// color_match
module color_match (
    input  wire       clk,
    input  wire       rst_n,
    input  wire [7:0] get_r,
    input  wire [7:0] get_g,
    input  wire [7:0] get_b,
    input  wire [7:0] set_r,
    input  wire [7:0] set_g,
    input  wire [7:0] set_b,
    input  wire [2:0] threshold_level,
    output wire [8:0] get_h,
    output wire [7:0] get_s,
    output wire [7:0] get_v,
    output wire [8:0] set_h,
    output wire [7:0] set_s,
    output wire [7:0] set_v,
    output wire [1:0] similar_flag
);
Settings: LEC_CHECK=0, CAP_MARGIN=20, CORE_MARGIN=2, CORE_UTILIZATION=72, CTS_CLUSTER_DIAMETER=334, CTS_CLUSTER_SIZE=37, MAX_ROUTING_LAYER=met4, SETUP_SLACK_MARGIN=4.39, SLEW_MARGIN=20; clock period 29.6 ns.
run.sh (not shown) runs the stock make flow with config.mk's settings and CLKGATE_MAP_FILE=.
The starting point failed in global routing.
Edit:
ABC_AREA = 1   (was unset)
CTS_CLUSTER_DIAMETER = 340   (was 334)
HOLD_SLACK_MARGIN = -0.1   (was unset)
MAX_ROUTING_LAYER = unset   (was met4)
PLACE_DENSITY = 0.66   (was unset)
SETUP_SLACK_MARGIN = unset   (was 4.39)
clock period = 22.7 ns   (was 29.6 ns; I/O delays follow)
After rerunning: The new run ended with an error in global routing, error ODB-0269. Die size decreases by 0.70%. Synthesized area falls by 0.72%. Synthesized cell count is higher by 17%.
Edit:
ABC_AREA = unset   (was 1)
CORE_UTILIZATION = 56   (was 72)
CTS_CLUSTER_DIAMETER = unset   (was 340)
CTS_CLUSTER_SIZE = unset   (was 37)
HOLD_SLACK_MARGIN = unset   (was -0.1)
PLACE_DENSITY = unset   (was 0.66)
SETUP_SLACK_MARGIN = 4.39   (was unset)
clock period = 15.1 ns   (was 22.7 ns; I/O delays follow)
With this change the flow reached the layout checks and failed them: negative setup slack.
Synthesized cell count fell by about a fifth.
Synthesized area rises slightly.
Die size grows by a quarter to a third.
Edit:
CORE_UTILIZATION = 62   (was 56)
CTS_CLUSTER_DIAMETER = 235   (was unset)
CTS_CLUSTER_SIZE = 99   (was unset)
PLACE_DENSITY = 0.6   (was unset)
SETUP_SLACK_MARGIN = unset   (was 4.39)
clock period = 17.2 ns   (was 15.1 ns; I/O delays follow)
After rerunning: With this change the flow ended with an error in global routing. Die size shrinks by about 10%. Area after synthesis does not change. Synthesized cell count is unchanged.

========
north:
Starting RTL as in the previous note.
export LEC_CHECK = 0
export CAP_MARGIN = 20
export CORE_MARGIN = 2
export CORE_UTILIZATION = 56
export SETUP_SLACK_MARGIN = 4.39
export SLEW_MARGIN = 20
export TNS_END_PERCENT = 5
create_clock -name core_clock -period 15.1 [get_ports {clk}]
north -> stages 100% | layout checks FAIL | negative setup slack
For south, these inputs were changed with respect to north:
Settings: CORE_UTILIZATION now 44, was 56; PLACE_DENSITY now 0.6, previously not set; SETUP_SLACK_MARGIN no longer set, was 4.39; TNS_END_PERCENT no longer set, was 5; the clock period (ns, I/O delays scaled along) now 27.2, was 15.1.
--- outcome ---
Layout checks on north: not met. Flow itself completed; violations: negative setup slack. south completed every stage of the flow, and the final layout passed the timing, design-rule and antenna checks. Die area: south > north. Sequential share of layout area (lower): north. The higher post-layout instance area came out of north. Per the comparison of south with north, via count of the first global-routing pass saw a decrease; part of the cycle the worst path needs lost 79 points; number of logic inverters in the finished layout now sits at about the same level.
diff inputs: south => east
Settings: SETUP_SLACK_MARGIN: unset -> 4.39; PLACE_DENSITY: 0.6 -> unset; MAX_ROUTING_LAYER: unset -> met4; CORE_UTILIZATION: 44 -> 65; the clock period (ns, I/O delays scaled along): 27.2 -> 29.6.
==> results <==
south completed every stage of the flow, and the final layout passed the timing, design-rule and antenna checks. east: flow completed, timing, DRC and antenna clean. [east] fill cell instance count of the final layout fell about 55% relative to south. Between south and east, sequential share of layout area decreased. For the synthesis-to-layout area growth, east came in 3.9 points higher than south did. south -> east: design area increased by a few percent. Worst setup slack: east vs south up 0.70 ns.
Edits applied to the flow inputs when going from east to west:
Settings: CORE_UTILIZATION now 40, was 65; PLACE_DENSITY now 0.6, previously not set; SETUP_SLACK_MARGIN no longer set, was 4.39; MAX_ROUTING_LAYER no longer set, was met4; the clock period (ns, I/O delays scaled along) now 27.2, was 29.6.
## What came out
west ended up with rgb_hsv_get_inst.hsv_s[0] as its capturing instance or port of the critical path; east ended up with rgb_hsv_get_inst.hsv_h[6]. [west] number of placed instances, taps included rose 584 relative to east. Routed wire length for west is lower than for east. west vs. east: non-clock buffer count went down by about 12%. Compared with east, in west post-route worst hold slack went up; flop share of the area went up. Against east, west reports a worst setup slack that is lower. west vs. east: logic depth of the worst path, buffers included went down by about 0.7%.

========
Starting RTL as in the previous note.
clock: 29.6 ns
lec_check: 0
cap_margin: 20
core_margin: 2
core_utilization: 72
cts_cluster_diameter: 25
cts_cluster_size: 37
max_routing_layer: met4
setup_slack_margin: 4.39
slew_margin: 20
The first run failed in 5_1_grt.
Edit:
CORE_UTILIZATION = 56   (was 72)
CTS_CLUSTER_DIAMETER = default   (was 25)
CTS_CLUSTER_SIZE = default   (was 37)
MAX_ROUTING_LAYER = default   (was met4)
SETUP_SLACK_MARGIN = 4.43   (was 4.39)
clock period = 15.1 ns   (was 29.6 ns; I/O delays follow)
Result:
- The new run ran to the end with violations: negative setup slack
- area after synthesis does not change
- die size rises by 28%
- synthesized cell count does not change

========
Starting RTL as in the previous note.
Settings: LEC_CHECK=0, ABC_AREA=1, CAP_MARGIN=20, CORE_MARGIN=2, CORE_UTILIZATION=72, CTS_CLUSTER_DIAMETER=357, CTS_CLUSTER_SIZE=80, MAX_ROUTING_LAYER=met4, PLACE_DENSITY_LB_ADDON=0.03, SETUP_SLACK_MARGIN=-1.5, SLEW_MARGIN=20; clock period 21.4 ns.
The starting point never finished: it broke off in 5_1_grt with GRT-0232.
Rerun with:
==> flow/config.mk (replaced) <==
export PLATFORM = sky130hd
export DESIGN_NAME = color_match
export DESIGN_NICKNAME = color_match
export VERILOG_FILES = /design/flow/design.v
export SDC_FILE = /design/flow/constraint.sdc
export NUM_CORES = 4
export LEC_CHECK = 0
export CAP_MARGIN = 20
export CORE_MARGIN = 2
export CORE_UTILIZATION = 45
export PLACE_DENSITY = 0.6
export SLEW_MARGIN = 20
==> flow/constraint.sdc (replaced) <==
create_clock -name core_clock -period 17.2 [get_ports {clk}]
set_input_delay 3.4400 -clock core_clock [delete_from_list [all_inputs] [get_ports {clk}]]
set_output_delay 3.4400 -clock core_clock [all_outputs]
set_load 0.01 [all_outputs]
Now the flow completed and failed the layout checks on setup timing.
Synthesized area climbs by 0.72%.
Die size is higher by 60%.
Synthesized cell count went down by 15%.
Rerun with:
--- a/flow/config.mk
+++ b/flow/config.mk
@@ -6,7 +6,10 @@
 export NUM_CORES = 4
 export LEC_CHECK = 0
+export ABC_AREA = 1
 export CAP_MARGIN = 20
 export CORE_MARGIN = 2
-export CORE_UTILIZATION = 45
+export CORE_UTILIZATION = 59
+export CTS_CLUSTER_DIAMETER = 340
+export CTS_CLUSTER_SIZE = 37
 export PLACE_DENSITY = 0.6
 export SLEW_MARGIN = 20
==> flow/constraint.sdc (replaced) <==
create_clock -name core_clock -period 22.7 [get_ports {clk}]
set_input_delay 4.5400 -clock core_clock [delete_from_list [all_inputs] [get_ports {clk}]]
set_output_delay 4.5400 -clock core_clock [all_outputs]
set_load 0.01 [all_outputs]
Effect: The new run reached the layout checks and failed them: setup timing; die area drops by a quarter to a third; worst hold slack degrades by 0.0032 ns; non-clock buffer count drops by 990; worst setup slack is better by 8.6 ns; via count decreases by a few percent; routed wire length falls by roughly a tenth; area after synthesis shrinks slightly; global-route usage came out higher by 2.1 points; sequential cell count is unchanged.
Rerun with:
--- a/flow/config.mk
+++ b/flow/config.mk
@@ -6,10 +6,7 @@
 export NUM_CORES = 4
 export LEC_CHECK = 0
-export ABC_AREA = 1
 export CAP_MARGIN = 20
 export CORE_MARGIN = 2
-export CORE_UTILIZATION = 59
-export CTS_CLUSTER_DIAMETER = 340
-export CTS_CLUSTER_SIZE = 37
+export CORE_UTILIZATION = 40
 export PLACE_DENSITY = 0.6
 export SLEW_MARGIN = 20
==> flow/constraint.sdc (replaced) <==
create_clock -name core_clock -period 28.0 [get_ports {clk}]
set_input_delay 5.6000 -clock core_clock [delete_from_list [all_inputs] [get_ports {clk}]]
set_output_delay 5.6000 -clock core_clock [all_outputs]
set_load 0.01 [all_outputs]
Outcome: Now the flow passed the timing, design-rule and antenna checks; wire length shrinks by 0.42%; synthesized area went up by 0.72%; cell count fell by 11%; count of clock-buffer cells in the layout came out lower by 1; final area fell by 6.8%; critical path depth came out lower by 35; die size increases by 48%.
Rerun with:
--- a/flow/config.mk
+++ b/flow/config.mk
@@ -6,7 +6,11 @@
 export NUM_CORES = 4
 export LEC_CHECK = 0
+export ABC_AREA = 1
 export CAP_MARGIN = 20
 export CORE_MARGIN = 2
-export CORE_UTILIZATION = 40
-export PLACE_DENSITY = 0.6
+export CORE_UTILIZATION = 48
+export CTS_CLUSTER_DIAMETER = 96
+export CTS_CLUSTER_SIZE = 100
+export PLACE_DENSITY = 0.92
 export SLEW_MARGIN = 20
+export TNS_END_PERCENT = 35
=>
- The changed run finished with timing, DRC and antenna clean
- final area came out lower by a little under a tenth
- sequential share of layout area came out higher by 0.99 points
- count of clock-buffer cells in the layout came out higher by 1
- routed wire length came out lower by a little under a tenth
- setup slack improves by 0.74 ns
Rerun with:
==> flow/config.mk (replaced) <==
export PLATFORM = sky130hd
export DESIGN_NAME = color_match
export DESIGN_NICKNAME = color_match
export VERILOG_FILES = /design/flow/design.v
export SDC_FILE = /design/flow/constraint.sdc
export NUM_CORES = 4
export LEC_CHECK = 0
export CAP_MARGIN = 20
export CELL_PAD_IN_SITES_GLOBAL_PLACEMENT = 1
export CORE_MARGIN = 3
export CORE_UTILIZATION = 51
export CTS_CLUSTER_SIZE = 45
export GPL_ROUTABILITY_DRIVEN = 1
export MAX_ROUTING_LAYER = met5
export MIN_ROUTING_LAYER = met1
export SLEW_MARGIN = 20
export TNS_END_PERCENT = 25
Fmax fell by 2.9%.
Worst setup slack is worse by 0.76 ns.
Global-route usage went up by 3.8 points.
Via count goes down by 3.7%.
Wire length goes up by 10%.
Design area is higher by 8.0%.
Cell count is lower by 9.8%.
Non-clock buffer count climbs by 240.
Die area shrinks by 3.7%.
